## CS
module CS(clk, reset, X, Y);
	input clk, reset; 
	input [7:0] X;
	output [9:0] Y;
	reg [9:0] X1,X2, X3, X4, X5, X6, X7, X8, X9;
	wire[9:0] avg_w;
	reg [9:0] avg;
	reg [9:0] appr;
	wire[9:0] Y_keep_w;
	reg [9:0] Y;
	reg [12:0] avg_dividend;
	reg [12:0] Y_dividend;
	reg [12:0] total_num;
	reg [9:0] least;
	wire [12:0] avg_dis = 13'd9;
	wire [12:0] Y_dis = 13'd8;
	always @(negedge clk) begin
		if(reset) begin
			X1 <= 0; X2 <= 0; X3 <= 0; X4 <= 0; X5 <= 0; X6 <= 0; X7 <= 0; X8 <= 0; X9 <= 0;
			avg_dividend <= 0;
			total_num <= 0;
		end  
		else begin 
			if (total_num < 9)
				total_num <= total_num + 1;
			X1 <= X2;
			X2 <= X3;
			X3 <= X4;
			X4 <= X5;
			X5 <= X6;
			X6 <= X7;
			X7 <= X8;
			X8 <= X9;
			X9 <= X;
			avg_dividend <= X2+X3+X4+X5+X6+X7+X8+X9+X; 	
		end  
	end  
	calc c1(avg_dividend, avg_dis, avg_w);
	always @(*) begin
		avg = avg_w;
		appr = X1;
		least = 1000;
		if( (avg >= X1) && (avg - X1) < least) begin
			appr = X1;
			least = avg - X1;
		end
		if(avg >= X2 && (avg - X2) < least) begin
			appr = X2;
			least = avg - X2;
		end
		if(avg >= X3 && (avg - X3) < least) begin
			appr = X3;
			least = avg - X3;
		end
		if(avg >= X4 && (avg - X4) < least) begin
			appr = X4;
			least = avg - X4;
		end
		if(avg >= X5 && (avg - X5) < least) begin
			appr = X5;
			least = avg - X5;
		end
		if(avg >= X6 && (avg - X6) < least) begin
			appr = X6;
			least = avg - X6;
		end
		if(avg >= X7 && (avg - X7) < least) begin
			appr = X7;
			least = avg - X7;
		end
		if(avg >= X8 && (avg - X8) < least) begin
			appr = X8;
			least = avg - X8;
		end
		if(avg >= X9 && (avg - X9) < least) begin
			appr = X9;
			least = avg - X9;
		end
		Y_dividend = avg_dividend + avg_dis*appr;
	end  
	calc c2(Y_dividend, Y_dis, Y_keep_w);	
	always @(posedge clk) begin
		if (total_num >= 9)
			Y <= Y_keep_w;
	end 
endmodule
clock: 11.8 ns
lec_check: 0
cap_margin: 0
core_margin: 2
core_utilization: 72
cts_cluster_diameter: 363
cts_cluster_size: 57
place_density_lb_addon: 0.0
setup_slack_margin: 3.47
slew_margin: 20
run.sh (not shown) runs the stock make flow with config.mk's settings and CLKGATE_MAP_FILE=.
The first run never finished: it broke off in detailed placement (3_5_place_dp).
Change:
ABC_AREA = 1   (was not set)
CAP_MARGIN = 20   (was 0)
CTS_CLUSTER_DIAMETER = not set   (was 363)
CTS_CLUSTER_SIZE = 36   (was 57)
PLACE_DENSITY_LB_ADDON = 0.28   (was 0.0)
SETUP_SLACK_MARGIN = not set   (was 3.47)
TNS_END_PERCENT = 5   (was not set)
clock period = 55.4 ns   (was 11.8 ns; I/O delays follow)
What happened: The changed run failed in global routing (5_1_grt), error GRT-0232. Area after synthesis is lower by 2.2%. Die size is lower by 2.1%. Synthesized cell count is higher by 17%.
Change:
ABC_AREA = not set   (was 1)
CORE_UTILIZATION = 40   (was 72)
CTS_CLUSTER_SIZE = not set   (was 36)
PLACE_DENSITY_LB_ADDON = not set   (was 0.28)
TNS_END_PERCENT = not set   (was 5)
clock period = 68.7 ns   (was 55.4 ns; I/O delays follow)
Effect: The changed run finished with timing, DRC and antenna clean. Die area is higher by 81%. Synthesized area is higher by 2.2%. Synthesized cell count is lower by 15%.
Change:
CORE_UTILIZATION = 15   (was 40)
clock period = 86.2 ns   (was 68.7 ns; I/O delays follow)
What happened:
- first-iteration DRC count came out lower by 20%
- non-clock buffer count came out lower by 95
- design area came out lower by 1.2%
- count of clock-buffer cells in the layout came out lower by 1
- cell count came out higher by 29%
- flip-flop count does not change
- wire length came out lower by 9.4%

v42:
CS again, from the RTL that the note above started with.
// CS
module CS(clk, reset, X, Y);
	input clk, reset; 
	input [7:0] X;
	output [9:0] Y;
	reg [9:0] X1,X2, X3, X4, X5, X6, X7, X8, X9;
	wire[9:0] avg_w;
	reg [9:0] avg;
	reg [9:0] appr;
	wire[9:0] Y_keep_w;
	reg [9:0] Y;
	reg [12:0] avg_dividend;
	reg [12:0] Y_dividend;
	reg [12:0] total_num;
	reg [9:0] least;
	wire [12:0] avg_dis = 13'd9;
	wire [12:0] Y_dis = 13'd8;
	always @(negedge clk) begin
		if(reset) begin
			X1 <= 0; X2 <= 0; X3 <= 0; X4 <= 0; X5 <= 0; X6 <= 0; X7 <= 0; X8 <= 0; X9 <= 0;
			avg_dividend <= 0;
			total_num <= 0;
		end  
		else begin 
			if (total_num < 9)
				total_num <= total_num + 1;
			X1 <= X2;
			X2 <= X3;
			X3 <= X4;
			X4 <= X5;
			X5 <= X6;
			X6 <= X7;
			X7 <= X8;
			X8 <= X9;
			X9 <= X;
			avg_dividend <= X2+X3+X4+X5+X6+X7+X8+X9+X; 	
		end  
	end  
	calc c1(avg_dividend, avg_dis, avg_w);
	always @(*) begin
		avg = avg_w;
		appr = X1;
		least = 1000;
		if( (avg >= X1) && (avg - X1) < least) begin
			appr = X1;
			least = avg - X1;
		end
		if(avg >= X2 && (avg - X2) < least) begin
			appr = X2;
			least = avg - X2;
		end
		if(avg >= X3 && (avg - X3) < least) begin
			appr = X3;
			least = avg - X3;
		end
		if(avg >= X4 && (avg - X4) < least) begin
			appr = X4;
			least = avg - X4;
		end
  ...
Settings: LEC_CHECK=0, CAP_MARGIN=0, CELL_PAD_IN_SITES_GLOBAL_PLACEMENT=2, CORE_ASPECT_RATIO=1.4, CORE_MARGIN=2, CORE_UTILIZATION=37, CTS_CLUSTER_DIAMETER=57, SETUP_SLACK_MARGIN=5.0, SLEW_MARGIN=20; clock period 73.5 ns.
### v42 -> v58
- changing CAP_MARGIN from 0 to 20
- removing CTS_CLUSTER_DIAMETER (formerly 57)
- removing CELL_PAD_IN_SITES_GLOBAL_PLACEMENT (formerly 2)
- setting CTS_CLUSTER_SIZE to 99 for the first time
- setting ABC_AREA to 1 for the first time
- changing CORE_UTILIZATION from 37 to 72
- removing CORE_ASPECT_RATIO (formerly 1.4)
- removing SETUP_SLACK_MARGIN (formerly 5.0)
- changing the clock period (ns, I/O delays scaled along) from 73.5 to 13.5
Findings:
- v58 failed in detailed placement with DPL-0038.
- Going from v42 to v58, number of instances in the synthesized netlist higher, sequential fraction of the synthesis area higher, synthesized area lower.
- v58 vs v42, largest family of logic cells by area: simple AND/OR/NAND/NOR gates vs AND-OR/OR-AND gates
- The overall die width in v42 is 1.19 times that in v58.
- Synthesis area per yosys for v58 is lower than for v42.
- v42 and v58 ended up with nearly the same xor-xnor portion of the synthesized cell area.
- [compare] base=v42 new=v58: count of standard-cell rows -36; weighted congestion at the end of routability-driven global placement +13%; and-or/or-and share of the synthesized area -11 points; overall die area -22000 um2.
--- input diff v58..v43 ---
- PLACE_DENSITY_LB_ADDON now 0.07, previously not set
- CTS_CLUSTER_DIAMETER now 341, previously not set
- CORE_ASPECT_RATIO now 1.56, previously not set
- SETUP_SLACK_MARGIN now 2.45, previously not set
[summary]
- Of the runs v43 and v58, none of them finished clean.
- The flow ended early for v58: it failed with a tool error in detailed placement.
- v43: it failed with a tool error in detailed placement, so there are no final results.
- Between v43 and v58, the simple-gate area share of the yosys netlist does not differ in any meaningful way.
- [compare] base=v58 new=v43: share of the yosys chip area belonging to registers essentially unchanged, xor-xnor portion of the synthesized cell area essentially unchanged.
- Looking at v43 and v58, the die area is a wash.
